== build 26 ==
==> flow/design.v (excerpt) <==
module saw2sin
( input  var        i_clk
, input  var [15:0] i_saw
, output var [15:0] o_sin
);
For scale: about 6100 cells after synthesis, roughly 44000 um2 of cells after synthesis.
make LEC_CHECK=0 CAP_MARGIN=20 CORE_MARGIN=2 CORE_UTILIZATION=72 CTS_CLUSTER_DIAMETER=353 CTS_CLUSTER_SIZE=79 MAX_ROUTING_LAYER=met4 SLEW_MARGIN=20 TNS_END_PERCENT=5 finish   # period 62.6 ns
run.sh (not shown) runs the stock make flow with config.mk's settings and CLKGATE_MAP_FILE=.
What ended build 26 was a tool error in 5_1_grt; the run never finished.
diff inputs: build 26 => build 97
Settings: changing CTS_CLUSTER_SIZE from 79 to 83; removing CTS_CLUSTER_DIAMETER (formerly 353); changing CORE_UTILIZATION from 72 to 58; changing the clock period (ns, I/O delays scaled along) from 62.6 to 58.5.
--- outcome ---
- Min floorplan core density across build 97 and build 26: build 97
- Per the comparison of build 97 with build 26, pre-CTS setup slack fell by 1.48 ns, height of the die went up by about 11%, half-perimeter wire length of the detailed placement result +about 20%.
- [build 97] flow finished | final checks: failed | reasons: negative setup slack
- Delta (build 97 minus build 26): overall chip area saw an increase; core box area saw an increase; cell total in the yosys stat output saw little to no change; cell area after placement saw an increase.
diff inputs: build 97 => build 77
Settings: TNS_END_PERCENT: 5 -> unset; CTS_CLUSTER_SIZE: 83 -> unset; CORE_UTILIZATION: 58 -> 70; MAX_ROUTING_LAYER: met4 -> unset; the clock period (ns, I/O delays scaled along): 58.5 -> 54.0.
Build 97 completed end to end; final checks failed (negative setup slack).
Build 77: DPL-0038 in 3_5_place_dp -> run aborted
Delta (build 77 minus build 97): netlist area before placement closely matched the old numbers; xor and xnor area share after synthesis stayed essentially flat.
Looking only at starting density of the core, and setting everything else aside, the higher value of build 77 and build 97 goes to build 77.
As far as synthesized chip area reported by yosys goes, build 77 and build 97 are indistinguishable; the numbers are identical.
Changes in build 18 relative to build 77:
Settings: setting CTS_CLUSTER_SIZE to 92 for the first time; setting CTS_CLUSTER_DIAMETER to 312 for the first time; changing CORE_UTILIZATION from 70 to 72; changing the clock period (ns, I/O delays scaled along) from 54.0 to 19.9.
## What came out
Build 18 is listed as incomplete: the tool reported an error in 3_5_place_dp and the run ended there. Complex-gate fraction of the synthesized area of build 18 is on par with build 77. Going from build 77 to build 18, die span in y shrank slightly. The run showing the greater initial core utilization is build 18. Between build 18 and build 77, total die area is lower for build 18, build 77 comes in above that. Comparing build 77 with build 18, the chip area estimate from yosys synthesis came out essentially unchanged. Relative to build 77, chip width has decreased by 1.4% in build 18.
[inputs] build 71 vs build 18
Settings: CORE_UTILIZATION: 72 -> 65; CTS_CLUSTER_SIZE: 92 -> unset; CTS_CLUSTER_DIAMETER: 312 -> unset; the clock period (ns, I/O delays scaled along): 19.9 -> 52.8.
Build 71 never completed; the flow aborted with a tool error in 3_5_place_dp. ~same fraction of registers with async set/reset in build 71 and build 18. Share of synthesized cell area in full adder, half adder and majority cells: build 71 vs build 18 identical. Reported for build 71 and build 18, synthesized area turned out identical to the last digit. Reported for build 71 and build 18, chip area line of the yosys report turned out identical to the last digit. The higher horizontal die dimension came out of build 71. In build 71 relative to build 18, die area had gone up by more than 10%.
For build 70, these inputs were changed with respect to build 71:
Settings: CORE_UTILIZATION now 9, was 65; the clock period (ns, I/O delays scaled along) now 78.7, was 52.8.
## What came out
Having completed the whole flow, build 70 delivered a layout that passed the timing, design-rule and antenna checks.
Reported for build 70 and build 71, count of buffers from port buffering turned out identical to the last digit.
Changes observed in build 70 relative to build 71: proportion of synthesized area in mux cells roughly the same, share of the core filled by cells before placement now smaller, share of async-settable or async-resettable flops after synthesis essentially unchanged.
Diff build 71..build 70 | flop and latch count out of synthesis | unchanged
Diff build 70..build 71 | compound-gate portion of the synthesized area | unchanged
Build 70 gives more overall die area than build 71 did.
Looking at build 70 and build 71, the number of synthesized flops with an enable pin is a wash.
Placeable core area: build 70 vs build 71 up 420000 um2
